<file path="design/flow/config.mk">
export PLATFORM = sky130hd
export DESIGN_NAME = MIPS
export DESIGN_NICKNAME = MIPS
export VERILOG_FILES = /design/flow/design.v
export SDC_FILE = /design/flow/constraint.sdc
export NUM_CORES = 4
export LEC_CHECK = 0
export CAP_MARGIN = 20
export CORE_MARGIN = 2
export CORE_UTILIZATION = 70
export CTS_CLUSTER_DIAMETER = 28
export CTS_CLUSTER_SIZE = 40
export GPL_TIMING_DRIVEN = 1
export HOLD_SLACK_MARGIN = -0.08
export MIN_ROUTING_LAYER = met1
export PLACE_DENSITY = 0.35
export SETUP_SLACK_MARGIN = 3.29
export SLEW_MARGIN = 20
export TNS_END_PERCENT = 90
</file>
<file path="design/flow/constraint.sdc">
create_clock -name core_clock -period 11.9 [get_ports {clk}]
set_input_delay 2.3800 -clock core_clock [delete_from_list [all_inputs] [get_ports {clk}]]
set_output_delay 2.3800 -clock core_clock [all_outputs]
set_load 0.01 [all_outputs]
</file>
<file path="design/flow/design.v">
`timescale 1ns/1ns
module MIPS(input clk, rst,
	output [31:0] imem_addr, input [31:0] imem_data,
	output [31:0] dmem_addr, output [31:0] dmem_wdata, output dmem_we, input [31:0] dmem_rdata);
	wire Is_SV, MemtoReg, Reg_Write, Mem_Read, Mem_Write ,  Branch, ALUsrc, ld;
	wire [1:0] regDst, writeDst, Jump;
	wire [2:0] ALUOp;
	wire [3:0] ALUOperation;
	wire [5:0] func, opcode;
	Data_path DP(clk , rst  , MemtoReg , Reg_Write , Mem_Read, Mem_Write , Branch , ALUsrc ,  ld , regDst ,   writeDst , Jump , ALUOperation, func, opcode,
		imem_addr, imem_data, dmem_addr, dmem_wdata, dmem_we, dmem_rdata);
	controller CU(opcode , MemtoReg , Reg_Write , Mem_Read ,Mem_Write ,  Branch , ALUsrc , ld , regDst ,  writeDst , Jump , ALUOp);
	ALU_control ALU_CU(func , ALUOp , ALUOperation);
endmodule
`timescale 1ns/1ns
module Data_path (input clk , reset , MemtoReg , Reg_Write , Mem_Read, Mem_Write  , Branch , ALUsrc ,  ld ,input [1:0] regDst ,   writeDst , Jump , input[3:0] ALUOperation, output [5:0]func, opcode,
  output [31:0] imem_addr, input [31:0] imem_data, output [31:0] dmem_addr, output [31:0] dmem_wdata, output dmem_we, input [31:0] dmem_rdata);
  wire [31:0] adrToPC, PC_out, PC_inc_out, Extend_data, instruction, WritetoReg_data,
  high_out, low_out, write_data, Read_data1, Read_data2, Operand_data2, branch_data
  , Mem_read_value , shifted_ext , adr_inc_out , concated;
  wire [63:0] ALU_result;
  wire Zero;
  wire [4:0] write_reg;
  wire [27:0] shifted_inst;
  PC CUT_PC(clk , reset, adrToPC , PC_out);
  PC_inc CUT_PCinc(PC_out, PC_inc_out);
  Sign_extend CUT_SE(instruction[15:0] , Extend_data);
  assign imem_addr = PC_out;
  assign instruction = imem_data;
  Mux4to1_32bit CUT_mux4_32( WritetoReg_data , PC_inc_out, high_out , low_out , writeDst , write_data);
  Mux3to1_5bit CUT_mux3_5( instruction[20:16] , instruction[15:11], 5'b11111, regDst , write_reg);
  Register_file CUT_RF(clk , reset ,  instruction[25:21] , instruction[20:16] , write_reg , write_data , Reg_Write , Read_data1 ,Read_data2);
  Mux2to1_32bit CUT_mux2_32( Read_data2 ,Extend_data , ALUsrc , Operand_data2);
  Shl2_32 CUT_shl2(Extend_data , shifted_ext);
  address_inc CUT_inc_adr( PC_inc_out, shifted_ext , adr_inc_out);
  assign can_branch = Zero & Branch;
  Mux2to1_32bit CUT3_mux2_32( PC_inc_out , adr_inc_out ,can_branch , branch_data);
  Shl2_26 CUT2_shl2( instruction[25:0] , shifted_inst);
  assign concated = {PC_inc_out[31:28], shifted_inst};
  Mux3to1_32bit CUT2_mux3_32( branch_data , concated, Read_data1 , Jump, adrToPC);
  ALU_32bit CUT_ALU(Read_data1, Operand_data2 , ALUOperation , ALU_result, Zero);
  REG32 High(reset, clk, ld, ALU_result[63:32], high_out);
  REG32 Low(reset, clk, ld, ALU_result[31:0], low_out);
  assign dmem_addr = ALU_result[31:0];
  assign dmem_wdata = Read_data2;
  assign dmem_we = Mem_Write;
  assign Mem_read_value = dmem_rdata;
  Mux2to1_32bit CUT2_mux2_32( ALU_result[31:0] , Mem_read_value ,MemtoReg , WritetoReg_data);
  assign func = instruction[5:0];
  assign opcode = instruction[31:26];
 endmodule
module controller (input [5:0] opcode , output reg MemtoReg , Reg_Write , Mem_Read , Mem_Write ,  Branch , ALUsrc , ld ,output reg [1:0] regDst ,  writeDst , Jump , output reg  [2:0] ALUOp);
	parameter [5:0] R_TYPE = 6'b000000;
	parameter [5:0] ADD_IMEDIATE = 6'b000001;  
	parameter [5:0] SLT_IMEDIATE = 6'b000010;  
	parameter [5:0] LOAD_WORD = 6'b000011;  
	parameter [5:0] SAVE_WORD = 6'b000100;  
	parameter [5:0] BRANCH_EQUAL = 6'b000101;  
	parameter [5:0] JUMP = 6'b000110;  
	parameter [5:0] JUMP_REG = 6'b000111;  
	parameter [5:0] JUMP_AND_LINK = 6'b001000;  
	always @ (*)
	begin 
		{MemtoReg , Reg_Write , Mem_Read , Branch , ALUsrc , ld, regDst , writeDst , Mem_Write ,  Jump , ALUOp} = 16'b0;
		Mem_Write = 1'b0;
		case (opcode)
		R_TYPE: begin  
			{regDst, Reg_Write, ALUsrc, MemtoReg, writeDst, Jump} = 9'b011000000;
			ALUOp = 3'b101;
		end
		ADD_IMEDIATE: begin  
			{regDst, Reg_Write, ALUsrc, MemtoReg, writeDst, Jump} = 9'b001100000;
			ALUOp = 3'b000;
		end
		SLT_IMEDIATE: begin  
			{regDst, Reg_Write, ALUsrc, MemtoReg, writeDst, Jump} = 9'b001100000;
			ALUOp = 3'b011;
		end	
		LOAD_WORD: begin  
			{regDst, MemtoReg, Reg_Write, Mem_Read, ALUsrc, writeDst, Jump} = 10'b0011110000;
			ALUOp = 3'b000;
			end	
		SAVE_WORD:begin  
			{ALUsrc, Mem_Write ,Jump} = 4'b1100;
			ALUOp = 3'b000;
			end
		BRANCH_EQUAL:begin  
			{Branch, Jump} = 3'b100;
			ALUOp = 3'b001;
		end
		JUMP:begin  
			{Jump} = 2'b01;
			end	
		JUMP_AND_LINK:begin  
			{Reg_Write, regDst, writeDst, Jump} = 7'b1100101;
			end
		JUMP_REG:begin  
			{Jump} = 2'b10;
			end		
		endcase
	end
endmodule 
module ALU_control(input [5:0] func , input [2:0] ALUop , output reg [3:0] ALUoperation);  
always @ (*)
	begin 
	  ALUoperation = 4'b0000;
	  case(ALUop)
	    0: ALUoperation = 4'b0000;  
	    1: ALUoperation = 4'b0111;  
	    2: ALUoperation = 4'b1000;  
	    3: ALUoperation = 4'b0110;  
	    4: ALUoperation = 4'b0010;  
	    5: case(func)
	         0: ALUoperation = 4'b0000;  
	         1: ALUoperation = 4'b0001;  
	         2: ALUoperation = 4'b0011;  
	         3: ALUoperation = 4'b0100;  
	         4: ALUoperation = 4'b0101;  
	         5: ALUoperation = 4'b0110;  
	         default: ALUoperation = 4'b0000;
	         endcase
	    default: ALUoperation = 4'b0000;
	     endcase
  end
endmodule
module ALU_32bit( input [31:0] In1 ,In2 , input [3:0] ALU_Sel ,output [63:0] Out, output Zero);
  reg [63:0] ALU_Result;
  reg temp_zero;
  always @(*)
  begin
      ALU_Result = 64'b0;
      temp_zero = 1'b0;
      case(ALU_Sel)
      4'b0000:  
       ALU_Result = In1 + In2; 
      4'b0001:  
       ALU_Result = In1 - In2;
      4'b0011:  
       ALU_Result = In1 & In2;
      4'b0100:  
       ALU_Result = In1 | In2;
      4'b0101:  
       ALU_Result = In1 ^ In2;
      4'b0110:  
       ALU_Result = ( In1 < In2 ) ? 32'd1 : 32'd0;
      4'b0111:  
       temp_zero = ( In1 == In2 ) ? 1'd1 : 1'd0  ;
      4'b1000:  
       temp_zero =  ( In1 == In2 ) ? 1'd0 : 1'd1;
        default: ALU_Result = 64'b0 ; 
      endcase
  end
  assign Out = ALU_Result;
  assign Zero = temp_zero;
endmodule
`timescale 1ns/1ns
module Register_file ( input clk, reset , input [4:0] Read_reg1 , Read_reg2 , write_reg ,  input [31:0] write_data , input reg_write ,output [31:0] Read_data1 ,Read_data2 );
	reg [31:0] Reg_data [0:31];
 	wire [31:0] test;
	assign test = Reg_data[9];
	integer i;
	assign Read_data1 = Reg_data[Read_reg1];
	assign Read_data2 = Reg_data[Read_reg2];
	always @ (posedge clk)
	begin 
		if ( reset )
			begin
				for ( i=0 ; i < 32 ; i = i+1)
					Reg_data [i] <= 0;
			end
		else 
			begin 
				if ( reg_write )
					if ( write_reg != 5'b0 )
						Reg_data[write_reg] <= write_data;
					else
					  Reg_data[write_reg] <= Reg_data[write_reg];
			end
	end
endmodule
`timescale 1ns/1ns
module REG32(input rst, clk, ld, input [31:0]data, output reg [31:0]out);
  always @(posedge clk) begin
      if(rst) out<=32'b0;
      else if(ld==1) out<=data;
      else out<=out;
  end
endmodule
`timescale 1ns/1ns
module PC(input clk , reset,  input [31:0] PC , 	output reg [31:0] PC_out);
	always @(posedge clk) begin
		if (reset)
			PC_out <=32'b0;
		else 
			PC_out <= PC;
	end
endmodule
module PC_inc ( input [31:0] PC , output [31:0] PC_inc_out);
	assign PC_inc_out = PC + 4;
endmodule
module address_inc( input [31:0] In1 , In2 , output [31:0] adr_inc_out);
	assign adr_inc_out = In1 + In2;
endmodule	
module Mux2to1_32bit( input [31:0] In1 , In2 ,input Sel , output [31:0]Out);
	assign Out = (Sel == 1'b0) ? In1 : 
	             (Sel == 1'b1) ? In2 : 32'bx;
endmodule
module Mux3to1_5bit( input [4:0] In1 , In2, In3 , input [1:0]Sel , output [4:0]Out);
	assign Out = (Sel == 2'b00) ? In1 : 
	             (Sel == 2'b01) ? In2 : 
	             (Sel == 2'b10) ? In3 : 5'bx;
endmodule
module Mux3to1_32bit( input [31:0] In1 , In2, In3 , input [1:0]Sel , output [31:0]Out);
	assign Out = (Sel == 2'b00) ? In1 : 
	             (Sel == 2'b01) ? In2 : 
	             (Sel == 2'b10) ? In3 : 32'bx;
endmodule
module Mux4to1_32bit( input [31:0] In1 , In2, In3 , In4 , input [1:0]Sel , output [31:0]Out);
	assign Out = (Sel == 2'b00) ? In1 : 
	             (Sel == 2'b01) ? In2 : 
	             (Sel == 2'b10) ? In3 : 
	             (Sel == 2'b11) ? In4 : 32'bx;
endmodule
module Sign_extend ( input [15:0] In , output reg [31:0] Out);
	integer i;
	always @ (*)
	begin 
		for ( i=16 ; i<32 ; i = i+1 )
		begin 
			Out [i] = In[15];
			Out [i-16] = In[i-16];
		end
	end
endmodule
module Shl2_32(input [31:0] In , 	output [31:0] Out);
    assign Out = {In[29:0], 2'b00};
endmodule
module Shl2_26(input [25:0] In , 	output [27:0] Out);
    assign Out = {In, 2'b00};
endmodule
</file>
<file path="design/flow/run.sh">
#!/bin/bash
# the make line also repeats each setting of config.mk as NAME=value (left out here)
make -C /OpenROAD-flow-scripts/flow DESIGN_CONFIG=/design/flow/config.mk WORK_HOME=/design/flow/orfs CLKGATE_MAP_FILE= finish
</file>
==> reports/highlights.md, run 1 <==
Outcome
- **outcome** did not finish
- **stage where the run ended** 5_1_grt
- **error that ended the run** [ERROR GRT-0116] Global routing finished with congestion. Check the congestion regions in the DRC Viewer.

Yosys
- **sequential-to-total area share from yosys stat** 50.7%
- **cell types with the largest area share after synthesis** edfxtp_1, mux4_2, nor2_1
- **Cells after Synth** 4894
- **number of different library cells in the post-synthesis netlist** 97
- **AND-OR/OR-AND share of the synthesized area** 7.57%
- **fa+ha+maj area frac** 2.60%
- **synthesis-stage register bit count** 1056
- **number of standard cells reported by yosys** 4894
- **Post-Synth Simple-Gate Area** 11.1%
- **share of cell area taken by muxes after synthesis** 23.5%
- **post-synth top area cell** edfxtp_1
- **number of enable flip-flop cells** 1024
- **biggest combinational cell group after synthesis** multiplexers
- **share of synthesized registers carrying an async set or reset** 0%
- **area fraction in xor and xnor cells** 0.877%
- **top area contributor share** 49.6%
- **synthesized area** 61900 um^2
- **ranking of synthesized cells by instance count** nor2_1, edfxtp_1, mux4_2
- **post-synth area from yosys stat** 61900 um^2
- **average cell area after synthesis** 12.7 um^2
- **most popular library cell in the synthesized design by count** nor2_1
- **number of warnings issued by yosys** 8
- **prevailing post-synth register cell** edfxtp_1

Floorplanning
- **height of the die** 301 um
- **Cell Rows** 109
- **full die area** 90900 um^2
- **width of the die** 301 um
- **Floorplan Utilization** 70.3%
- **number of top-level design ports** 163
- **CORE AREA** 88100 um^2

Clock network
- **number of buffers created by CTS** 209
- **CTS Root Buffer Type** clkbuf_16
- **Hold-fix buffers, CTS** 0
- **clock sink count** 1056
- **H-tree levels** 4
- **largest buffer count on any clock path** 3

Placement
- **Buffers on Ports** 162
- **Post-DP Area** 65400 um^2
- **final weighted congestion in routability-driven placement** 1.04
- **post-detail-place hpwl** 153000 um

Global route
- **overflow left after global routing** 2
- **aggregate global-route resource usage** 84.2%

metal layers:
layer  track usage (%)  GRT overflow
met2              93.9             1
met1              84.3             0
met5              60.3             0
met3              77.1             0
met4              79.5             1
per-stage QoR:
| stage | setup slack (ps) | cells |
|---|---|---|
| after floorplan | 2990 | 4925 |
| after CTS | 2700 | 6644 |
| after detailed placement | 1200 | 6001 |
| after global placement | 1240 | 6001 |
what timing repair did:
| action | 4_1_cts |
|---|---|
| endpoints found under the setup margin | 108 |
| pin swaps | 121 |
| cloned | 44 |
| hold endpoints to repair | 0 |
| buffers inserted | 202 |
| gates resized | 531 |
==> run 2: changes to the inputs <==
CORE_ASPECT_RATIO = 0.68   (was default)
CORE_UTILIZATION = 58   (was 70)
CTS_CLUSTER_DIAMETER = default   (was 28)
CTS_CLUSTER_SIZE = 53   (was 40)
HOLD_SLACK_MARGIN = default   (was -0.08)
PLACE_DENSITY = default   (was 0.35)
PLACE_DENSITY_LB_ADDON = 0.01   (was default)
SETUP_SLACK_MARGIN = 1.38   (was 3.29)
clock period = 5.76 ns   (was 11.9 ns; I/O delays follow)
==> reports/highlights.md, run 2 <==
Finish
- **fill cell instance count of the final layout** 6259
- **final design utilization** 77.9%
- **synthesis-to-layout area growth** 32.5%
- **Design Area, Final** 82100 um^2
- **Nets** 6137

Clock network
- **clock sink count** 1056, unchanged
- **latest clock arrival within the worst-skew pair** 760 ps
- **H-tree levels** 3, was 4
- **CTS Root Buffer Type** clkbuf_16, unchanged
- **number of buffers created by CTS** 101, was 209
- **largest buffer count on any clock path** 3, unchanged
- **CTS tree** done
- **clock input transition at the sequential cells of the worst setup and hold paths** 60 ps
- **Hold-fix buffers, CTS** 0, unchanged

Pwr
- **Pint** 16.9 mW
- **power of the combinational group** 10.4 mW
- **P_leak** 31.5 nW
- **clk pwr** 6.99 mW
- **Max rail drop VDD** 0.338 mV
- **switching power total** 9.31 mW
- **group with the largest share of power** combinational cells
- **part of the total power dissipated in sequential elements** 33.8%
- **total chip power** 26.2 mW
- **combinational share of power** 39.6%
- **pwr/cell area** 320 nW/um^2
- **clock network power share** 26.6%
- **switching share of total power** 35.5%
- **seq pwr** 8.85 mW

Yosys
- **AND-OR/OR-AND share of the synthesized area** 7.57%, unchanged
- **synthesis-stage register bit count** 1056, unchanged
- **post-synth area from yosys stat** 61900 um^2, unchanged
- **number of standard cells reported by yosys** 4894, unchanged
- **fa+ha+maj area frac** 2.60%, unchanged
- **number of enable flip-flop cells** 1024, unchanged
- **sequential-to-total area share from yosys stat** 50.7%, unchanged
- **share of synthesized registers carrying an async set or reset** 0%, unchanged
- **area fraction in xor and xnor cells** 0.877%, unchanged
- **prevailing post-synth register cell** edfxtp_1, unchanged
- **Post-Synth Simple-Gate Area** 11.1%, unchanged
- **number of different library cells in the post-synthesis netlist** 97, unchanged
- **average cell area after synthesis** 12.7 um^2, unchanged
- **biggest combinational cell group after synthesis** multiplexers, unchanged
- **share of cell area taken by muxes after synthesis** 23.5%, unchanged
- **synthesized area** 61900 um^2, unchanged
- **most popular library cell in the synthesized design by count** nor2_1, unchanged
- **top area contributor share** 49.6%, unchanged
- **number of warnings issued by yosys** 8, unchanged
- **Cells after Synth** 4894, unchanged
- **post-synth top area cell** edfxtp_1, unchanged
- **ranking of synthesized cells by instance count** nor2_1, edfxtp_1, mux4_2, unchanged
- **cell types with the largest area share after synthesis** edfxtp_1, mux4_2, nor2_1, unchanged

STA
- **post-layout minimum cycle time** 7060 ps
- **worst hold slack** 565 ps
- **FMAX** 142 MHz
- **worst max-slew margin expressed relative to the limit** 22.5%
- **number of max-slew violations in the final report** 0
- **Post-Route Skew** 84.8 ps
- **Final Hold Fails** 0
- **Final Setup Violations** 571
- **post-route worst setup slack** -1300 ps
- **actual transition at the worst max-transition pin** 1160 ps
- **post-route fraction of the period consumed by the critical path** 123%
- **RSZ-0062 raised after global routing** yes

Worst setup path
- **Critical Path Sink Type** output pin
- **critical path peak fanout** 8
- **flop2flop setup slack** -720 ps
- **crit path launch type** input pin
- **crit path max-delay cell type** mux4_2
- **reg2reg path depth** 37
- **Worst Path Buf+Inv** 7
- **cell depth of the worst setup path** 22
- **critical register-to-register path endpoint** DP.CUT_RF.Reg_data[4][23]
- **worst-path cell chain** buf_16 -> buf_16 -> buf_16 -> mux4_2 -> mux4_2 -> mux2_4 -> nor2_4 -> or2_4 -> inv_4 -> ha_4 -> a21oi_4 -> buf_6 -> o31ai_4 -> a311oi_2 -> o21ai_2 -> a211oi_2 -> buf_4 -> o221ai_4 -> a21oi_4 -> a21oi_2 -> o211ai_1 -> buf_2
- **critical path class** in -> out
- **R2R Path Start** DP.CUT_RF.Reg_data[27][0]
- **capturing instance or port of the critical path** dmem_addr[21]
- **worst stage delay on the critical path** 490 ps
- **crit path from** imem_data[16]
- **crit-path most repeated cell** buf_16
- **arrival time of data at the critical path endpoint** 5910 ps
- **critical path required time** 4610 ps
- **crit-path leading delay family** AND-OR/OR-AND gates

Global route
- **overflow left after global routing** 0
- **first-pass GRT wire length** 382000 um
- **number of antenna violations at the first check in global routing** 8
- **vias in the first global route** 51700
- **maximum number of pins on one net before global-route repair** 50
- **aggregate global-route resource usage** 50.0%

Detailed routing
- **number of search-and-repair iterations in the first detailed-routing pass** 6
- **routed vias/inst** 7.29
- **# DRC** 0
- **via total after detailed routing** 54200
- **routed length per placed instance** 38.1 um
- **first-iteration detailed-routing DRC count** 10100
- **remaining antenna violation count** 0
- **total length of routed wires** 283000 um

Floorplanning
- **full die area** 109000 um^2, was 90900 um^2
- **height of the die** 273 um, was 301 um
- **CORE AREA** 105000 um^2, was 88100 um^2
- **Cell Rows** 98, was 109
- **number of top-level design ports** 163, unchanged
- **width of the die** 400 um, was 301 um
- **Floorplan Utilization** 58.7%, was 70.3%

Min path
- **hold path startpoint** DP.CUT_PC.PC_out[1]
- **worst hold path class** reg -> reg
- **hold depth** 2
- **end of the worst hold path** DP.CUT_PC.PC_out[1]

Placement
- **final weighted congestion in routability-driven placement** 1.06, was 1.04
- **post-detail-place hpwl** 185000 um, was 153000 um
- **Post-DP Area** 73500 um^2, was 65400 um^2
- **Buffers on Ports** 162, unchanged

Outcome
- **outcome** failed layout checks, was did not finish
- **violated checks** negative setup slack

Run
- **warning total across the stage logs** 92
- **MaxCap Viol Count** 0

[run 2: cell type report]
class,instances,area (um^2),share of cell area (%)
Inverter,121,473,0.576
Antenna cell,6,15.0,0.0183
Sequential cell,1056,31400,38.2
Timing Repair Buffer,1344,13700,16.7
Clock inverter,73,719,0.876
Clock buffer,116,2610,3.17
Tap cell,1400,1750,2.13
Multi-Input combinational cell,3320,31400,38.3
[run 2: what timing repair did]
item                       in CTS  in global routing
setup buffers                 109                 57
pin swaps                     129                104
gates cloned                   23                 10
resized                       543                264
setup endpoints to repair    1087               1174
[run 2: per-layer routing]
metal	share of wire [%]	wire (um)	GRT usage (%)	up-vias
met5	0.12	329	0.941	-
met1	33	93000	66.5	26300
li1	-	-	-	20700
met4	7.5	21200	27.4	10
met3	19	54900	21.8	1417
met2	40	114000	69.0	5763
[run 2: metrics by stage]
stage | std cells | setup WS (ps) | TNS [ps]
2_1_floorplan | 4925 | -693 | -112160
3_3_place_gp | 7042 | -1830 | -784530
3_5_place_dp | 7042 | -1920 | -822750
4_1_cts | 7363 | -1160 | -60380
5_1_grt | 7432 | -1320 | -228160
6_report | 7436 | -1300 | -199180
==> run 3: changes to the inputs <==
CORE_ASPECT_RATIO = default   (was 0.68)
CORE_UTILIZATION = 67   (was 58)
CTS_CLUSTER_SIZE = 35   (was 53)
GPL_TIMING_DRIVEN = default   (was 1)
MIN_ROUTING_LAYER = default   (was met1)
PLACE_DENSITY_LB_ADDON = default   (was 0.01)
SETUP_SLACK_MARGIN = default   (was 1.38)
TNS_END_PERCENT = default   (was 90)
clock period = 8.8 ns   (was 5.76 ns; I/O delays follow)
==> reports/highlights.md, run 3 <==
Pwr
- **total chip power** 15.5 mW, was 26.2 mW
- **clk pwr** 4.91 mW, was 6.99 mW
- **part of the total power dissipated in sequential elements** 37.6%, was 33.8%
- **Pint** 10.1 mW, was 16.9 mW
- **seq pwr** 5.82 mW, was 8.85 mW
- **group with the largest share of power** sequential cells, was combinational cells
- **P_leak** 27.1 nW, was 31.5 nW
- **combinational share of power** 30.7%, was 39.6%
- **pwr/cell area** 215 nW/um^2, was 320 nW/um^2
- **switching power total** 5.40 mW, was 9.31 mW
- **clock network power share** 31.7%, was 26.6%
- **Max rail drop VDD** 0.325 mV, was 0.338 mV
- **power of the combinational group** 4.76 mW, was 10.4 mW
- **switching share of total power** 34.9%, was 35.5%

Worst setup path
- **critical path peak fanout** 21, was 8
- **capturing instance or port of the critical path** dmem_addr[12], was dmem_addr[21]
- **worst stage delay on the critical path** 530 ps, was 490 ps
- **R2R Path Start** DP.CUT_RF.Reg_data[18][6], was DP.CUT_RF.Reg_data[27][0]
- **cell depth of the worst setup path** 20, was 22
- **critical path required time** 7040 ps, was 4610 ps
- **critical register-to-register path endpoint** DP.CUT_RF.Reg_data[5][13], was DP.CUT_RF.Reg_data[4][23]
- **Worst Path Buf+Inv** 7, unchanged
- **arrival time of data at the critical path endpoint** 7040 ps, was 5910 ps
- **crit path from** imem_data[16], unchanged
- **reg2reg path depth** 20, was 37
- **crit path launch type** input pin, unchanged
- **crit-path leading delay family** AND-OR/OR-AND gates, unchanged
- **critical path class** in -> out, unchanged
- **flop2flop setup slack** 2710 ps, was -720 ps
- **crit path max-delay cell type** clkdlybuf4s50_1, was mux4_2
- **Critical Path Sink Type** output pin, unchanged
- **worst-path cell chain** buf_16 -> buf_16 -> mux4_2 -> mux4_2 -> mux2_2 -> nor2_1 -> or2_2 -> inv_1 -> ha_1 -> inv_1 -> buf_4 -> fa_1 -> o22ai_2 -> a21oi_2 -> buf_4 -> o211ai_1 -> o21ai_1 -> a221o_1 -> a221o_1 -> clkdlybuf4s50_1, was buf_16 -> buf_16 -> buf_16 -> mux4_2 -> mux4_2 -> mux2_4 -> nor2_4 -> or2_4 -> inv_4 -> ha_4 -> a21oi_4 -> buf_6 -> o31ai_4 -> a311oi_2 -> o21ai_2 -> a211oi_2 -> buf_4 -> o221ai_4 -> a21oi_4 -> a21oi_2 -> o211ai_1 -> buf_2

Yosys
- **Post-Synth Simple-Gate Area** 11.1%, unchanged
- **most popular library cell in the synthesized design by count** nor2_1, unchanged
- **share of synthesized registers carrying an async set or reset** 0%, unchanged
- **post-synth top area cell** edfxtp_1, unchanged
- **prevailing post-synth register cell** edfxtp_1, unchanged
- **ranking of synthesized cells by instance count** nor2_1, edfxtp_1, mux4_2, unchanged
- **synthesized area** 61900 um^2, unchanged
- **area fraction in xor and xnor cells** 0.877%, unchanged
- **sequential-to-total area share from yosys stat** 50.7%, unchanged
- **share of cell area taken by muxes after synthesis** 23.5%, unchanged
- **AND-OR/OR-AND share of the synthesized area** 7.57%, unchanged
- **top area contributor share** 49.6%, unchanged
- **cell types with the largest area share after synthesis** edfxtp_1, mux4_2, nor2_1, unchanged
- **biggest combinational cell group after synthesis** multiplexers, unchanged
- **number of different library cells in the post-synthesis netlist** 97, unchanged
- **Cells after Synth** 4894, unchanged
- **post-synth area from yosys stat** 61900 um^2, unchanged
- **number of enable flip-flop cells** 1024, unchanged
- **fa+ha+maj area frac** 2.60%, unchanged
- **number of warnings issued by yosys** 8, unchanged
- **average cell area after synthesis** 12.7 um^2, unchanged
- **synthesis-stage register bit count** 1056, unchanged
- **number of standard cells reported by yosys** 4894, unchanged

Finish
- **synthesis-to-layout area growth** 16.5%, was 32.5%
- **Nets** 5487, was 6137
- **final non-filler cell total** 6577, was 7436
- **final design utilization** 78.7%, was 77.9%
- **fill cell instance count of the final layout** 5016, was 6259

Min path
- **end of the worst hold path** DP.CUT_PC.PC_out[1], unchanged
- **worst hold path class** reg -> reg, unchanged
- **hold depth** 2, unchanged
- **hold path startpoint** DP.CUT_PC.PC_out[1], unchanged

Clock network
- **Hold-fix buffers, CTS** 0, unchanged
- **CTS tree** done, unchanged
- **number of buffers created by CTS** 106, was 101
- **largest buffer count on any clock path** 3, unchanged
- **clock sink count** 1056, unchanged
- **H-tree levels** 3, unchanged
- **CTS Root Buffer Type** clkbuf_16, unchanged
- **clock input transition at the sequential cells of the worst setup and hold paths** 70 ps, was 60 ps
- **latest clock arrival within the worst-skew pair** 750 ps, was 760 ps

Run
- **MaxCap Viol Count** 0, unchanged
- **warning total across the stage logs** 92, unchanged

Floorplanning
- **number of top-level design ports** 163, unchanged
- **width of the die** 308 um, was 400 um
- **Cell Rows** 111, was 98
- **CORE AREA** 91700 um^2, was 105000 um^2
- **height of the die** 308 um, was 273 um
- **full die area** 94900 um^2, was 109000 um^2
- **Floorplan Utilization** 67.6%, was 58.7%

Global route
- **number of antenna violations at the first check in global routing** 23, was 8
- **maximum number of pins on one net before global-route repair** 57, was 50
- **first-pass GRT wire length** 376000 um, was 382000 um
- **aggregate global-route resource usage** 57.5%, was 50.0%
- **vias in the first global route** 52800, was 51700
- **overflow left after global routing** 0, unchanged

Detailed routing
- **via total after detailed routing** 54600, was 54200
- **remaining antenna violation count** 0, unchanged
- **# DRC** 0, unchanged
- **first-iteration detailed-routing DRC count** 13100, was 10100
- **number of search-and-repair iterations in the first detailed-routing pass** 12, was 6
- **total length of routed wires** 282000 um, was 283000 um
- **routed length per placed instance** 42.8 um, was 38.1 um
- **routed vias/inst** 8.30, was 7.29

STA
- **number of max-slew violations in the final report** 0, unchanged
- **Final Setup Violations** 1, was 571
- **post-layout minimum cycle time** 8800 ps
- **Post-Route Skew** 44.1 ps, was 84.8 ps
- **RSZ-0062 raised after global routing** yes, unchanged
- **post-route fraction of the period consumed by the critical path** 100%, was 123%
- **worst max-slew margin expressed relative to the limit** 9.52%, was 22.5%
- **Final Hold Fails** 0, unchanged
- **FMAX** 114 MHz
- **actual transition at the worst max-transition pin** 1360 ps, was 1160 ps
- **post-route worst setup slack** -4.76 ps, was -1300 ps

Outcome
- **violated checks** negative setup slack, unchanged
- **outcome** failed layout checks, unchanged

Placement
- **cell total after placement** 6361, was 7042
- **final weighted congestion in routability-driven placement** 1.05, was 1.06
- **post-detail-place hpwl** 164000 um, was 185000 um
- **Buffers on Ports** 162, unchanged

run 3: stage by stage:
stage                     area [um^2]  setup TNS (ps)  hold WS, ps  setup slack [ps]
final                           72100           -4.76          583             -4.76
after global routing            72100            -326          633              -123
after global placement          68000           -43.6          541             -39.4
after detailed placement        68000            -157          565             -58.8
after floorplan                 62100               0          543               244
after CTS                       71600               0          576              5.64
run 3: routing by layer:
metal  global-route usage [%]  share of wire, %
met1                     64.4                28
met4                     47.5                12
met2                     79.3                40
met3                     32.0                20
met5                     8.11              0.40
run 3: cell type report:
| type | count | area [um^2] | area share [%] |
|---|---|---|---|
| sequential | 1056 | 31400 | 43.5 |
| multi-input combinational | 3320 | 28900 | 40.1 |
| timing repair buffer | 689 | 6300 | 8.74 |
| clock buffer | 125 | 2790 | 3.86 |
| tap | 1186 | 1480 | 2.06 |
| clock inverter | 69 | 748 | 1.04 |
| inverter | 121 | 454 | 0.630 |
| antenna | 11 | 27.5 | 0.0382 |
run 3: what timing repair did:
item / 4_1_cts / 5_1_grt
resized: 8 / 74
endpoints found under the setup margin: 8 / 20
gates cloned: 1 / 4
setup buffers: 1 / 5
pin swaps: 1 / 3
==> run 4: changes to the inputs <==
CORE_UTILIZATION = 70   (was 67)
CTS_CLUSTER_SIZE = 39   (was 35)
PLACE_DENSITY = 0.72   (was default)
clock period = 5.75 ns   (was 8.8 ns; I/O delays follow)
==> reports/highlights.md, run 4 <==
Yosys
- **post-synth area from yosys stat** 61900 um^2, unchanged
- **AND-OR/OR-AND share of the synthesized area** 7.57%, unchanged
- **top area contributor share** 49.6%, unchanged
- **number of warnings issued by yosys** 8, unchanged
- **most popular library cell in the synthesized design by count** nor2_1, unchanged
- **share of cell area taken by muxes after synthesis** 23.5%, unchanged
- **Post-Synth Simple-Gate Area** 11.1%, unchanged
- **number of standard cells reported by yosys** 4894, unchanged
- **synthesis-stage register bit count** 1056, unchanged
- **fa+ha+maj area frac** 2.60%, unchanged
- **post-synth top area cell** edfxtp_1, unchanged
- **biggest combinational cell group after synthesis** multiplexers, unchanged
- **area fraction in xor and xnor cells** 0.877%, unchanged
- **share of synthesized registers carrying an async set or reset** 0%, unchanged
- **number of enable flip-flop cells** 1024, unchanged
- **Cells after Synth** 4894, unchanged
- **ranking of synthesized cells by instance count** nor2_1, edfxtp_1, mux4_2, unchanged
- **number of different library cells in the post-synthesis netlist** 97, unchanged
- **prevailing post-synth register cell** edfxtp_1, unchanged
- **sequential-to-total area share from yosys stat** 50.7%, unchanged
- **average cell area after synthesis** 12.7 um^2, unchanged
- **cell types with the largest area share after synthesis** edfxtp_1, mux4_2, nor2_1, unchanged
- **synthesized area** 61900 um^2, unchanged

Floorplanning
- **full die area** 90900 um^2, was 94900 um^2
- **number of top-level design ports** 163, unchanged
- **width of the die** 301 um, was 308 um
- **height of the die** 301 um, was 308 um
- **CORE AREA** 88100 um^2, was 91700 um^2
- **Cell Rows** 109, was 111
- **Floorplan Utilization** 70.3%, was 67.6%

Clock network
- **Hold-fix buffers, CTS** 0, unchanged
- **clock sink count** 1056, unchanged
- **H-tree levels** 3, unchanged
- **number of buffers created by CTS** 103, was 106
- **largest buffer count on any clock path** 3, unchanged
- **CTS Root Buffer Type** clkbuf_16, unchanged

Global route
- **overflow left after global routing** 559
- **aggregate global-route resource usage** 90.8%

Placement
- **post-detail-place hpwl** 183000 um, was 164000 um
- **final weighted congestion in routability-driven placement** 1.06, was 1.05
- **Buffers on Ports** 162, unchanged

Outcome
- **error that ended the run** [ERROR GRT-0116] Global routing finished with congestion. Check the congestion regions in the DRC Viewer.
- **outcome** did not finish, was failed layout checks
- **stage where the run ended** 5_1_grt

[run 4: through the flow]
step,area (um^2),TNS [ps],total power [mW],std cells,setup slack (ps)
4_1_cts,79100,-36320,24.8,7056,-1070
3_5_place_dp,72400,-731410,16.7,6724,-1850
3_3_place_gp,72400,-615670,16.5,6724,-1780
2_1_floorplan,63200,-117360,12.8,4925,-699
[run 4: what timing repair did]
action                                  in CTS
setup buffers                              130
gates resized                              534
endpoints found under the setup margin     667
gates cloned                                20
pin swaps                                  117
[run 4: routing by layer]
layer | GRT overflow | track usage (%)
met3 | 82 | 86.3
met4 | 188 | 88.8
met5 | 22 | 71.5
met2 | 185 | 97.9
met1 | 82 | 90.2
==> run 5: changes to the inputs <==
ABC_AREA = 1   (was default)
CORE_UTILIZATION = 69   (was 70)
CTS_CLUSTER_DIAMETER = 399   (was default)
CTS_CLUSTER_SIZE = 98   (was 39)
PLACE_DENSITY = 0.39   (was 0.72)
TNS_END_PERCENT = 40   (was default)
clock period = 4.86 ns   (was 5.75 ns; I/O delays follow)
==> reports/highlights.md, run 5 <==
Yosys
- **cell types with the largest area share after synthesis** edfxtp_1, nor2_1, nand2_1, was edfxtp_1, mux4_2, nor2_1
- **top area contributor share** 46.2%, was 49.6%
- **number of warnings issued by yosys** 8, unchanged
- **Cells after Synth** 8288, was 4894
- **synthesis-stage register bit count** 1056, unchanged
- **AND-OR/OR-AND share of the synthesized area** 20.9%, was 7.57%
- **number of different library cells in the post-synthesis netlist** 70, was 97
- **post-synth top area cell** edfxtp_1, unchanged
- **sequential-to-total area share from yosys stat** 47.2%, was 50.7%
- **average cell area after synthesis** 8.03 um^2, was 12.7 um^2
- **share of cell area taken by muxes after synthesis** 0%, was 23.5%
- **Post-Synth Simple-Gate Area** 21.0%, was 11.1%
- **synthesized area** 66600 um^2, was 61900 um^2
- **post-synth area from yosys stat** 66600 um^2, was 61900 um^2
- **fa+ha+maj area frac** 2.42%, was 2.60%
- **area fraction in xor and xnor cells** 0.592%, was 0.877%
- **ranking of synthesized cells by instance count** nor2_1, nand2_1, edfxtp_1, was nor2_1, edfxtp_1, mux4_2
- **prevailing post-synth register cell** edfxtp_1, unchanged
- **most popular library cell in the synthesized design by count** nor2_1, unchanged
- **share of synthesized registers carrying an async set or reset** 0%, unchanged
- **number of standard cells reported by yosys** 8288, was 4894
- **number of enable flip-flop cells** 1024, unchanged
- **biggest combinational cell group after synthesis** simple AND/OR/NAND/NOR gates, was multiplexers

Placement
- **final weighted congestion in routability-driven placement** 1.12, was 1.06
- **cell total after placement** 10200, was 6724
- **post-detail-place hpwl** 210000 um, was 183000 um
- **Buffers on Ports** 162, unchanged

Floorplanning
- **Cell Rows** 113, was 109
- **Floorplan Utilization** 69.8%, was 70.3%
- **height of the die** 315 um, was 301 um
- **CORE AREA** 95300 um^2, was 88100 um^2
- **full die area** 99000 um^2, was 90900 um^2
- **number of top-level design ports** 163, unchanged
- **width of the die** 315 um, was 301 um

Global route
- **overflow left after global routing** 353
- **aggregate global-route resource usage** 88.2%

Clock network
- **largest buffer count on any clock path** 3, unchanged
- **H-tree levels** 1, was 3
- **clock sink count** 1056, unchanged
- **number of buffers created by CTS** 14, was 103
- **CTS Root Buffer Type** clkbuf_16, unchanged

Outcome
- **outcome** did not finish, unchanged
- **error that ended the run** [ERROR GRT-0232] Routing congestion too high. Check the congestion heatmap in the GUI., was [ERROR GRT-0116] Global routing finished with congestion. Check the congestion regions in the DRC Viewer.
- **stage where the run ended** 5_1_grt, unchanged

run 5: timing repair:
| item | in CTS |
|---|---|
| pin swaps | 255 |
| hold buffers | 0 |
| resized | 875 |
| endpoints found under the setup margin | 118 |
| endpoints found under the hold margin | 0 |
| cloned | 53 |
| buffers inserted | 158 |
run 5: stage by stage:
stage | hold WS [ps] | util (%) | cell area (um^2) | setup WS [ps]
detailed placement | 522 | 82.4 | 78500 | -1470
CTS | 559 | 88.5 | 84300 | -464
global placement | 492 | 82.4 | 78500 | -1430
floorplan | 502 | - | 67300 | -312
run 5: layer usage:
layer  overflow  GRT usage, %
met5         12          60.5
met4        115          84.1
met3         45          81.4
met2        123          96.8
met1         58          89.3
==> run 6: changes to the inputs <==
ABC_AREA = default   (was 1)
CELL_PAD_IN_SITES_DETAIL_PLACEMENT = 2   (was default)
CORE_MARGIN = 5   (was 2)
CORE_UTILIZATION = 40   (was 69)
CTS_CLUSTER_DIAMETER = 54   (was 399)
CTS_CLUSTER_SIZE = 79   (was 98)
GPL_TIMING_DRIVEN = 1   (was default)
HOLD_SLACK_MARGIN = 0.16   (was default)
MAX_ROUTING_LAYER = met4   (was default)
PLACE_DENSITY = default   (was 0.39)
SLEW_MARGIN = 15   (was 20)
TNS_END_PERCENT = default   (was 40)
clock period = 10.5 ns   (was 4.86 ns; I/O delays follow)
==> reports/highlights.md, run 6 <==
Worst setup path
- **flop2flop setup slack** 3410 ps
- **Critical Path Sink Type** output pin
- **critical path class** in -> out
- **arrival time of data at the critical path endpoint** 8400 ps
- **worst stage delay on the critical path** 1040 ps
- **crit-path most repeated cell** buf_4
- **crit path max-delay cell type** nor2b_2
- **crit-path leading delay family** AND-OR/OR-AND gates
- **crit path from** imem_data[23]
- **critical path peak fanout** 35
- **R2R Path Start** DP.CUT_RF.Reg_data[11][7]
- **capturing instance or port of the critical path** dmem_addr[25]
- **crit path launch type** input pin
- **critical register-to-register path endpoint** DP.CUT_RF.Reg_data[23][20]
- **worst-path cell chain** clkbuf_8 -> nor2b_2 -> buf_4 -> a22oi_1 -> a21oi_1 -> nor4_2 -> buf_4 -> ha_1 -> nor2_1 -> a21oi_1 -> nor2_1 -> a311oi_1 -> o21ai_0 -> a211oi_1 -> buf_4 -> o21ai_2 -> buf_4 -> a21boi_0 -> a221o_1 -> o31a_1 -> clkdlybuf4s50_1
- **reg2reg path depth** 19
- **cell depth of the worst setup path** 21
- **critical path required time** 8400 ps
- **Worst Path Buf+Inv** 6

Min path
- **hold path startpoint** DP.CUT_PC.PC_out[0]
- **end of the worst hold path** DP.CUT_PC.PC_out[0]
- **hold depth** 2
- **worst hold path class** reg -> reg

Clock network
- **Hold-fix buffers, CTS** 0, unchanged
- **largest buffer count on any clock path** 3, unchanged
- **CTS tree** done
- **latest clock arrival within the worst-skew pair** 810 ps
- **CTS Root Buffer Type** clkbuf_16, unchanged
- **number of buffers created by CTS** 108, was 14
- **buffers inserted by post-CTS timing repair** 0, was 158
- **H-tree levels** 3, was 1
- **clock input transition at the sequential cells of the worst setup and hold paths** 70 ps
- **clock sink count** 1056, unchanged

Floorplanning
- **width of the die** 404 um, was 315 um
- **full die area** 163000 um^2, was 99000 um^2
- **height of the die** 404 um, was 315 um
- **Cell Rows** 144, was 113
- **number of top-level design ports** 163, unchanged
- **CORE AREA** 154000 um^2, was 95300 um^2
- **Floorplan Utilization** 40.2%, was 69.8%

Finish
- **final design utilization** 46.2%
- **synthesis-to-layout area growth** 15.0%
- **Nets** 5249
- **final non-filler cell total** 7225
- **Design Area, Final** 71200 um^2
- **fill cell instance count of the final layout** 14800

Yosys
- **number of enable flip-flop cells** 1024, unchanged
- **most popular library cell in the synthesized design by count** nor2_1, unchanged
- **share of cell area taken by muxes after synthesis** 23.5%, was 0%
- **fa+ha+maj area frac** 2.60%, was 2.42%
- **post-synth top area cell** edfxtp_1, unchanged
- **ranking of synthesized cells by instance count** nor2_1, edfxtp_1, mux4_2, was nor2_1, nand2_1, edfxtp_1
- **average cell area after synthesis** 12.7 um^2, was 8.03 um^2
- **sequential-to-total area share from yosys stat** 50.7%, was 47.2%
- **number of standard cells reported by yosys** 4894, was 8288
- **top area contributor share** 49.6%, was 46.2%
- **number of different library cells in the post-synthesis netlist** 97, was 70
- **AND-OR/OR-AND share of the synthesized area** 7.57%, was 20.9%
- **prevailing post-synth register cell** edfxtp_1, unchanged
- **number of warnings issued by yosys** 8, unchanged
- **cell types with the largest area share after synthesis** edfxtp_1, mux4_2, nor2_1, was edfxtp_1, nor2_1, nand2_1
- **synthesis-stage register bit count** 1056, unchanged
- **area fraction in xor and xnor cells** 0.877%, was 0.592%
- **biggest combinational cell group after synthesis** multiplexers, was simple AND/OR/NAND/NOR gates
- **post-synth area from yosys stat** 61900 um^2, was 66600 um^2
- **share of synthesized registers carrying an async set or reset** 0%, unchanged
- **synthesized area** 61900 um^2, was 66600 um^2
- **Cells after Synth** 4894, was 8288
- **Post-Synth Simple-Gate Area** 11.1%, was 21.0%

Detailed routing
- **routed length per placed instance** 47.4 um
- **via total after detailed routing** 54300
- **first-iteration detailed-routing DRC count** 9299
- **# DRC** 0
- **number of search-and-repair iterations in the first detailed-routing pass** 8
- **routed vias/inst** 7.51
- **remaining antenna violation count** 0
- **total length of routed wires** 342000 um

Outcome
- **violated checks** negative setup slack
- **outcome** failed layout checks, was did not finish

Global route
- **vias in the first global route** 57100
- **number of antenna violations at the first check in global routing** 27
- **first-pass GRT wire length** 471000 um
- **aggregate global-route resource usage** 42.3%
- **maximum number of pins on one net before global-route repair** 62
- **overflow left after global routing** 0

Pwr
- **switching power total** 5.01 mW
- **clock network power share** 33.6%
- **group with the largest share of power** sequential cells
- **power of the combinational group** 3.83 mW
- **part of the total power dissipated in sequential elements** 37.3%
- **pwr/cell area** 185 nW/um^2
- **P_leak** 25.8 nW
- **combinational share of power** 29.2%
- **seq pwr** 4.90 mW
- **Pint** 8.14 mW
- **clk pwr** 4.41 mW
- **Max rail drop VDD** 0.147 mV
- **switching share of total power** 38.1%

STA
- **RSZ-0062 raised after global routing** no
- **Post-Route Skew** 55.3 ps
- **post-layout minimum cycle time** 10500 ps
- **actual transition at the worst max-transition pin** 1330 ps
- **worst max-slew margin expressed relative to the limit** 11.6%
- **worst hold slack** 629 ps
- **FMAX** 95.2 MHz
- **post-route worst setup slack** -2.08 ps
- **number of max-slew violations in the final report** 0
- **post-route fraction of the period consumed by the critical path** 100%
- **Final Setup Violations** 1
- **Final Hold Fails** 0

Run
- **MaxCap Viol Count** 0
- **warning total across the stage logs** 90

Placement
- **final weighted congestion in routability-driven placement** 1.01, was 1.12
- **post-detail-place hpwl** 205000 um, was 210000 um
- **cell total after placement** 6986, was 10200
- **Post-DP Area** 67100 um^2, was 78500 um^2
- **Buffers on Ports** 162, unchanged

run 6: layer usage:
metal | up-vias | wire, um | track usage, %
li1 | 18900 | - | -
met1 | 27100 | 106000 | 46.6
met2 | 6043 | 149000 | 61.3
met3 | 2204 | 52700 | 16.5
met4 | 0 | 33900 | 33.3
met5 | - | 0 | -
run 6: per-stage QoR:
stage / power, mW / worst slack (ps) / TNS [ps]
floorplan: 6.85 / 1260 / 0
global placement: 8.33 / 29.1 / 0
detailed placement: 8.49 / -46.4 / -46.4
CTS: 12.9 / 42.7 / 0
global route: 13.3 / 33.3 / 0
finish: 13.1 / -2.08 / -2.08
run 6: area by class of cell:
cell class	count	area, um^2	share of cell area, %
Sequential cell	1056	31400	44.1
Multi-Input combinational cell	3320	28800	40.5
Timing Repair Buffer	449	4060	5.70
Clock buffer	114	2770	3.89
Tap cell	2044	2560	3.59
Clock inverter	90	1100	1.54
Inverter	121	454	0.638
Antenna cell	31	77.6	0.109
run 6: repair_timing:
action	in CTS	in global routing
resized	2	18
endpoints found under the setup margin	2	5
gates cloned	0	1
hold endpoints to repair	0	0
==> run 7: changes to the inputs <==
ABC_AREA = 1   (was default)
CELL_PAD_IN_SITES_DETAIL_PLACEMENT = default   (was 2)
CORE_MARGIN = 2   (was 5)
CORE_UTILIZATION = 69   (was 40)
CTS_CLUSTER_DIAMETER = default   (was 54)
CTS_CLUSTER_SIZE = 98   (was 79)
GPL_TIMING_DRIVEN = default   (was 1)
HOLD_SLACK_MARGIN = default   (was 0.16)
MAX_ROUTING_LAYER = default   (was met4)
PLACE_DENSITY = 0.39   (was default)
SLEW_MARGIN = 20   (was 15)
clock period = 6.25 ns   (was 10.5 ns; I/O delays follow)
==> reports/highlights.md, run 7 <==
Outcome
- **stage where the run ended** 5_1_grt
- **outcome** did not finish, was failed layout checks

Yosys
- **top area contributor share** 46.2%, was 49.6%
- **post-synth top area cell** edfxtp_1, unchanged
- **biggest combinational cell group after synthesis** simple AND/OR/NAND/NOR gates, was multiplexers
- **synthesized area** 66600 um^2, was 61900 um^2
- **cell types with the largest area share after synthesis** edfxtp_1, nor2_1, nand2_1, was edfxtp_1, mux4_2, nor2_1
- **number of different library cells in the post-synthesis netlist** 70, was 97
- **synthesis-stage register bit count** 1056, unchanged
- **share of cell area taken by muxes after synthesis** 0%, was 23.5%
- **number of enable flip-flop cells** 1024, unchanged
- **AND-OR/OR-AND share of the synthesized area** 20.9%, was 7.57%
- **sequential-to-total area share from yosys stat** 47.2%, was 50.7%
- **area fraction in xor and xnor cells** 0.592%, was 0.877%
- **average cell area after synthesis** 8.03 um^2, was 12.7 um^2
- **post-synth area from yosys stat** 66600 um^2, was 61900 um^2
- **most popular library cell in the synthesized design by count** nor2_1, unchanged
- **Post-Synth Simple-Gate Area** 21.0%, was 11.1%
- **share of synthesized registers carrying an async set or reset** 0%, unchanged
- **prevailing post-synth register cell** edfxtp_1, unchanged
- **fa+ha+maj area frac** 2.42%, was 2.60%
- **ranking of synthesized cells by instance count** nor2_1, nand2_1, edfxtp_1, was nor2_1, edfxtp_1, mux4_2
- **number of warnings issued by yosys** 8, unchanged
- **Cells after Synth** 8288, was 4894
- **number of standard cells reported by yosys** 8288, was 4894

Floorplanning
- **number of top-level design ports** 163, unchanged
- **CORE AREA** 95300 um^2, was 154000 um^2
- **height of the die** 315 um, was 404 um
- **full die area** 99000 um^2, was 163000 um^2
- **Cell Rows** 113, was 144
- **Floorplan Utilization** 69.8%, was 40.2%
- **width of the die** 315 um, was 404 um

Clock network
- **number of buffers created by CTS** 108, unchanged
- **CTS Root Buffer Type** clkbuf_16, unchanged
- **clock sink count** 1056, unchanged
- **H-tree levels** 3, unchanged
- **largest buffer count on any clock path** 3, unchanged
- **Hold-fix buffers, CTS** 0, unchanged

Placement
- **final weighted congestion in routability-driven placement** 1.10, was 1.01
- **post-detail-place hpwl** 198000 um, was 205000 um
- **Buffers on Ports** 162, unchanged
- **cell total after placement** 9984, was 6986

==> run 7: timing repair <==
item,in CTS
resized,248
buffers inserted,22
pin swaps,31
cloned,19
endpoints found under the setup margin,29
==> run 7: metrics by stage <==
step                power [mW]  TNS (ps)  setup WS, ps  hold slack, ps  instance area [um^2]
CTS                       21.5      -255          -184             526                 81000
detailed placement        14.7    -14060          -728             509                 75800
global placement          14.6    -11480          -632             514                 75800
floorplan                 11.5     -20.3         -14.4             502                 66700
==> run 8: changes to the inputs <==
CAP_MARGIN = 40   (was 20)
CORE_ASPECT_RATIO = 0.5   (was default)
CORE_UTILIZATION = 72   (was 69)
CTS_CLUSTER_DIAMETER = 391   (was default)
CTS_CLUSTER_SIZE = 100   (was 98)
PLACE_DENSITY = 0.4   (was 0.39)
SETUP_SLACK_MARGIN = 0.97   (was default)
clock period = 4.25 ns   (was 6.25 ns; I/O delays follow)
==> reports/highlights.md, run 8 <==
Outcome
- **outcome** did not finish, unchanged
- **stage where the run ended** 5_1_grt, unchanged
- **error that ended the run** [ERROR GRT-0116] Global routing finished with congestion. Check the congestion regions in the DRC Viewer.

Yosys
- **post-synth top area cell** edfxtp_1, unchanged
- **AND-OR/OR-AND share of the synthesized area** 20.9%, unchanged
- **area fraction in xor and xnor cells** 0.592%, unchanged
- **fa+ha+maj area frac** 2.42%, unchanged
- **most popular library cell in the synthesized design by count** nor2_1, unchanged
- **post-synth area from yosys stat** 66600 um^2, unchanged
- **share of cell area taken by muxes after synthesis** 0%, unchanged
- **sequential-to-total area share from yosys stat** 47.2%, unchanged
- **top area contributor share** 46.2%, unchanged
- **number of warnings issued by yosys** 8, unchanged
- **number of different library cells in the post-synthesis netlist** 70, unchanged
- **ranking of synthesized cells by instance count** nor2_1, nand2_1, edfxtp_1, unchanged
- **number of enable flip-flop cells** 1024, unchanged
- **prevailing post-synth register cell** edfxtp_1, unchanged
- **synthesis-stage register bit count** 1056, unchanged
- **biggest combinational cell group after synthesis** simple AND/OR/NAND/NOR gates, unchanged
- **synthesized area** 66600 um^2, unchanged
- **average cell area after synthesis** 8.03 um^2, unchanged
- **number of standard cells reported by yosys** 8288, unchanged
- **Cells after Synth** 8288, unchanged
- **cell types with the largest area share after synthesis** edfxtp_1, nor2_1, nand2_1, unchanged
- **share of synthesized registers carrying an async set or reset** 0%, unchanged
- **Post-Synth Simple-Gate Area** 21.0%, unchanged

Clock network
- **H-tree levels** 1, was 3
- **Hold-fix buffers, CTS** 0, unchanged
- **clock sink count** 1056, unchanged
- **largest buffer count on any clock path** 3, unchanged
- **CTS Root Buffer Type** clkbuf_16, unchanged
- **number of buffers created by CTS** 14, was 108

Floorplanning
- **width of the die** 434 um, was 315 um
- **CORE AREA** 91200 um^2, was 95300 um^2
- **number of top-level design ports** 163, unchanged
- **Floorplan Utilization** 73.0%, was 69.8%
- **height of the die** 219 um, was 315 um
- **full die area** 95000 um^2, was 99000 um^2
- **Cell Rows** 78, was 113

Placement
- **final weighted congestion in routability-driven placement** 1.25, was 1.10
- **Post-DP Area** 79400 um^2, was 75800 um^2
- **Placement Setup Slack** -1820 ps, was -728 ps
- **Buffers on Ports** 162, unchanged
- **post-detail-place hpwl** 218000 um, was 198000 um

Global route
- **aggregate global-route resource usage** 92.4%
- **overflow left after global routing** 1305

-- run 8: what timing repair did --
item	4_1_cts
endpoints found under the hold margin	0
buffers inserted	166
gates cloned	62
pin swaps	188
resized	779
endpoints found under the setup margin	2075
-- run 8: metal layers --
metal  GRT overflow  global-route usage, %
met2            553                   99.4
met1            123                   91.5
met4            410                   90.7
met3            184                   87.7
met5             35                   78.1
-- run 8: stage by stage --
stage	std cells	util, %
CTS	10500	93.3
global placement	10200	87.1
detailed placement	10200	87.1
floorplan	8319	-
==> run 9: changes to the inputs <==
ABC_AREA = default   (was 1)
CAP_MARGIN = 20   (was 40)
CORE_ASPECT_RATIO = default   (was 0.5)
CORE_UTILIZATION = 59   (was 72)
CTS_CLUSTER_DIAMETER = default   (was 391)
CTS_CLUSTER_SIZE = 50   (was 100)
PLACE_DENSITY = default   (was 0.4)
PLACE_DENSITY_LB_ADDON = 0.12   (was default)
SETUP_SLACK_MARGIN = 1.65   (was 0.97)
clock period = 5.75 ns   (was 4.25 ns; I/O delays follow)
==> reports/highlights.md, run 9 <==
Outcome
- **outcome** failed layout checks, was did not finish
- **violated checks** negative setup slack

Finish
- **Design Area, Final** 80900 um^2
- **fill cell instance count of the final layout** 6086
- **Nets** 6085
- **final non-filler cell total** 7365
- **synthesis-to-layout area growth** 30.6%

Yosys
- **sequential-to-total area share from yosys stat** 50.7%, was 47.2%
- **area fraction in xor and xnor cells** 0.877%, was 0.592%
- **synthesis-stage register bit count** 1056, unchanged
- **most popular library cell in the synthesized design by count** nor2_1, unchanged
- **synthesized area** 61900 um^2, was 66600 um^2
- **AND-OR/OR-AND share of the synthesized area** 7.57%, was 20.9%
- **number of enable flip-flop cells** 1024, unchanged
- **average cell area after synthesis** 12.7 um^2, was 8.03 um^2
- **post-synth top area cell** edfxtp_1, unchanged
- **cell types with the largest area share after synthesis** edfxtp_1, mux4_2, nor2_1, was edfxtp_1, nor2_1, nand2_1
- **number of different library cells in the post-synthesis netlist** 97, was 70
- **share of cell area taken by muxes after synthesis** 23.5%, was 0%
- **top area contributor share** 49.6%, was 46.2%
- **ranking of synthesized cells by instance count** nor2_1, edfxtp_1, mux4_2, was nor2_1, nand2_1, edfxtp_1
- **Post-Synth Simple-Gate Area** 11.1%, was 21.0%
- **prevailing post-synth register cell** edfxtp_1, unchanged
- **Cells after Synth** 4894, was 8288
- **post-synth area from yosys stat** 61900 um^2, was 66600 um^2
- **biggest combinational cell group after synthesis** multiplexers, was simple AND/OR/NAND/NOR gates
- **share of synthesized registers carrying an async set or reset** 0%, unchanged
- **fa+ha+maj area frac** 2.60%, was 2.42%
- **number of standard cells reported by yosys** 4894, was 8288
- **number of warnings issued by yosys** 8, unchanged

Clock network
- **clock input transition at the sequential cells of the worst setup and hold paths** 60 ps
- **latest clock arrival within the worst-skew pair** 720 ps
- **number of buffers created by CTS** 110, was 14
- **CTS Root Buffer Type** clkbuf_16, unchanged
- **Hold-fix buffers, CTS** 0, unchanged
- **H-tree levels** 3, was 1
- **largest buffer count on any clock path** 3, unchanged
- **clock sink count** 1056, unchanged
- **CTS tree** done

Pwr
- **power of the combinational group** 9.40 mW
- **switching share of total power** 33.5%
- **clk pwr** 7.47 mW
- **switching power total** 8.62 mW
- **Max rail drop VDD** 0.371 mV
- **part of the total power dissipated in sequential elements** 34.4%
- **group with the largest share of power** combinational cells
- **combinational share of power** 36.5%
- **P_leak** 31.1 nW
- **Pint** 17.1 mW
- **seq pwr** 8.87 mW
- **clock network power share** 29.0%
- **pwr/cell area** 318 nW/um^2

STA
- **Final Setup Violations** 339
- **post-route worst setup slack** -1070 ps
- **post-layout minimum cycle time** 6820 ps
- **worst hold slack** 548 ps
- **post-route fraction of the period consumed by the critical path** 119%
- **actual transition at the worst max-transition pin** 1170 ps
- **RSZ-0062 raised after global routing** yes
- **final-layout setup total negative slack** -81420 ps
- **worst max-slew margin expressed relative to the limit** 21.2%
- **number of max-slew violations in the final report** 0
- **Post-Route Skew** 35.2 ps
- **Final Hold Fails** 0
- **FMAX** 147 MHz

Worst setup path
- **crit-path leading delay family** buffers and inverters
- **flop2flop setup slack** -690 ps
- **critical path peak fanout** 18
- **Critical Path Sink Type** output pin
- **critical register-to-register path endpoint** DP.CUT_RF.Reg_data[3][23]
- **arrival time of data at the critical path endpoint** 5670 ps
- **worst-path cell chain** buf_12 -> buf_16 -> buf_8 -> buf_12 -> mux4_2 -> mux4_2 -> mux2i_1 -> buf_4 -> inv_1 -> ha_4 -> nand3_1 -> or3_1 -> o211ai_1 -> a221oi_2 -> buf_4 -> buf_4 -> nand2_2 -> a31oi_4 -> buf_4 -> a221o_1 -> a221o_1 -> buf_2
- **crit-path most repeated cell** buf_4
- **R2R Path Start** DP.CUT_RF.Reg_data[11][6]
- **cell depth of the worst setup path** 22
- **capturing instance or port of the critical path** dmem_addr[27]
- **reg2reg path depth** 34
- **crit path from** imem_data[22]
- **worst stage delay on the critical path** 520 ps
- **crit path launch type** input pin
- **critical path class** in -> out
- **Worst Path Buf+Inv** 10
- **critical path required time** 4600 ps
- **crit path max-delay cell type** mux4_2

Detailed routing
- **# DRC** 0
- **routed vias/inst** 7.18
- **remaining antenna violation count** 0
- **first-iteration detailed-routing DRC count** 9313
- **via total after detailed routing** 52900
- **number of search-and-repair iterations in the first detailed-routing pass** 9
- **total length of routed wires** 266000 um
- **routed length per placed instance** 36.1 um

Floorplanning
- **Floorplan Utilization** 59.7%, was 73.0%
- **full die area** 108000 um^2, was 95000 um^2
- **width of the die** 328 um, was 434 um
- **CORE AREA** 104000 um^2, was 91200 um^2
- **number of top-level design ports** 163, unchanged
- **Cell Rows** 118, was 78
- **height of the die** 328 um, was 219 um

Global route
- **Global Route met1 Usage** 58.6%
- **number of antenna violations at the first check in global routing** 7
- **first-pass GRT wire length** 369000 um
- **Most Used Layer, Global Route** met2
- **maximum number of pins on one net before global-route repair** 47
- **Global Route met3 Usage** 18.4%
- **GRT met2 Usage** 72.7%
- **vias in the first global route** 52800
- **overflow left after global routing** 0
- **aggregate global-route resource usage** 48.8%

Placement
- **Post-DP Area** 72900 um^2, was 79400 um^2
- **post-detail-place hpwl** 166000 um, was 218000 um
- **cell total after placement** 6961, was 10200
- **final weighted congestion in routability-driven placement** 1.07, was 1.25
- **Buffers on Ports** 162, unchanged

Run
- **warning total across the stage logs** 92
- **MaxCap Viol Count** 0

Min path
- **end of the worst hold path** DP.CUT_PC.PC_out[1]
- **worst hold path class** reg -> reg
- **hold path startpoint** DP.CUT_PC.PC_out[1]
- **hold depth** 2

run 9: final cells by class:
cell class	instances	area [um^2]	share of cell area (%)
Clock inverter	72	781	0.965
Antenna cell	1	2.50	0.00309
Inverter	121	469	0.580
Multi-Input combinational cell	3320	31000	38.3
Timing Repair Buffer	1283	12700	15.7
Sequential cell	1056	31400	38.8
Tap cell	1380	1730	2.13
Clock buffer	132	2860	3.53
run 9: what timing repair did:
| action | in CTS | in global routing |
|---|---|---|
| setup buffers | 124 | 54 |
| cloned | 20 | 1 |
| endpoints found under the setup margin | 1468 | 2050 |
| pin swaps | 104 | 104 |
| resized | 435 | 241 |
run 9: per-layer routing:
| layer | vias up | wire (um) |
|---|---|---|
| li1 | 20600 | - |
| met5 | - | 552 |
| met1 | 25400 | 80800 |
| met2 | 5319 | 115000 |
| met4 | 18 | 24500 |
| met3 | 1598 | 45100 |
run 9: stage by stage:
step,setup slack [ps],power [mW],util (%)
floorplan,-699,12.8,-
global placement,-1750,16.6,70.2
detailed placement,-1790,16.6,70.2
CTS,-1040,24.7,76.6
global route,-1160,26.2,78.0
finish,-1070,25.7,78.0
==> run 10: changes to the inputs <==
CORE_ASPECT_RATIO = 0.68   (was default)
CORE_UTILIZATION = 65   (was 59)
CTS_CLUSTER_SIZE = 53   (was 50)
GPL_TIMING_DRIVEN = 1   (was default)
MAX_ROUTING_LAYER = met4   (was default)
MIN_ROUTING_LAYER = met1   (was default)
PLACE_DENSITY_LB_ADDON = 0.01   (was 0.12)
SETUP_SLACK_MARGIN = 1.38   (was 1.65)
SLEW_MARGIN = 35   (was 20)
TNS_END_PERCENT = 90   (was default)
clock period = 5.76 ns   (was 5.75 ns; I/O delays follow)
==> reports/highlights.md, run 10 <==
Clock network
- **Hold-fix buffers, CTS** 0, unchanged
- **H-tree levels** 3, unchanged
- **number of buffers created by CTS** 95, was 110
- **CTS Root Buffer Type** clkbuf_16, unchanged
- **largest buffer count on any clock path** 3, unchanged
- **clock sink count** 1056, unchanged

Yosys
- **area fraction in xor and xnor cells** 0.877%, unchanged
- **cell types with the largest area share after synthesis** edfxtp_1, mux4_2, nor2_1, unchanged
- **Cells after Synth** 4894, unchanged
- **synthesis-stage register bit count** 1056, unchanged
- **number of warnings issued by yosys** 8, unchanged
- **biggest combinational cell group after synthesis** multiplexers, unchanged
- **number of standard cells reported by yosys** 4894, unchanged
- **most popular library cell in the synthesized design by count** nor2_1, unchanged
- **prevailing post-synth register cell** edfxtp_1, unchanged
- **synthesized area** 61900 um^2, unchanged
- **post-synth area from yosys stat** 61900 um^2, unchanged
- **number of different library cells in the post-synthesis netlist** 97, unchanged
- **ranking of synthesized cells by instance count** nor2_1, edfxtp_1, mux4_2, unchanged
- **post-synth top area cell** edfxtp_1, unchanged
- **AND-OR/OR-AND share of the synthesized area** 7.57%, unchanged
- **top area contributor share** 49.6%, unchanged
- **Post-Synth Simple-Gate Area** 11.1%, unchanged
- **number of enable flip-flop cells** 1024, unchanged
- **average cell area after synthesis** 12.7 um^2, unchanged
- **sequential-to-total area share from yosys stat** 50.7%, unchanged
- **share of synthesized registers carrying an async set or reset** 0%, unchanged
- **fa+ha+maj area frac** 2.60%, unchanged
- **share of cell area taken by muxes after synthesis** 23.5%, unchanged

Floorplanning
- **width of the die** 378 um, was 328 um
- **full die area** 97800 um^2, was 108000 um^2
- **Floorplan Utilization** 65.5%, was 59.7%
- **number of top-level design ports** 163, unchanged
- **CORE AREA** 94600 um^2, was 104000 um^2
- **Cell Rows** 93, was 118
- **height of the die** 259 um, was 328 um

Global route
- **overflow left after global routing** 756
- **aggregate global-route resource usage** 88.5%

Outcome
- **stage where the run ended** 5_1_grt
- **outcome** did not finish, was failed layout checks
- **error that ended the run** [ERROR GRT-0116] Global routing finished with congestion. Check the congestion regions in the DRC Viewer.

Placement
- **Placement Setup Slack** -2000 ps, was -1790 ps
- **post-detail-place hpwl** 196000 um, was 166000 um
- **Post-DP Area** 73100 um^2, was 72900 um^2
- **final weighted congestion in routability-driven placement** 1.10, was 1.07
- **Buffers on Ports** 162, unchanged

-- run 10: through the flow --
step	instances	hold slack [ps]	TNS, ps
detailed placement	6901	585	-889790
global placement	6900	543	-813920
floorplan	4925	543	-112160
CTS	7305	607	-65180
-- run 10: what timing repair did --
item	in CTS
setup buffers	196
pin swaps	198
cloned	33
setup endpoints to repair	1700
resized	917
hold endpoints to repair	0
-- run 10: routing by layer --
metal / GRT usage [%] / overflow
met5: - / -
met1: 91.0 / 143
met3: 82.6 / 192
met4: 80.0 / 186
met2: 94.1 / 235
Power and IR drop assume default switching activity.
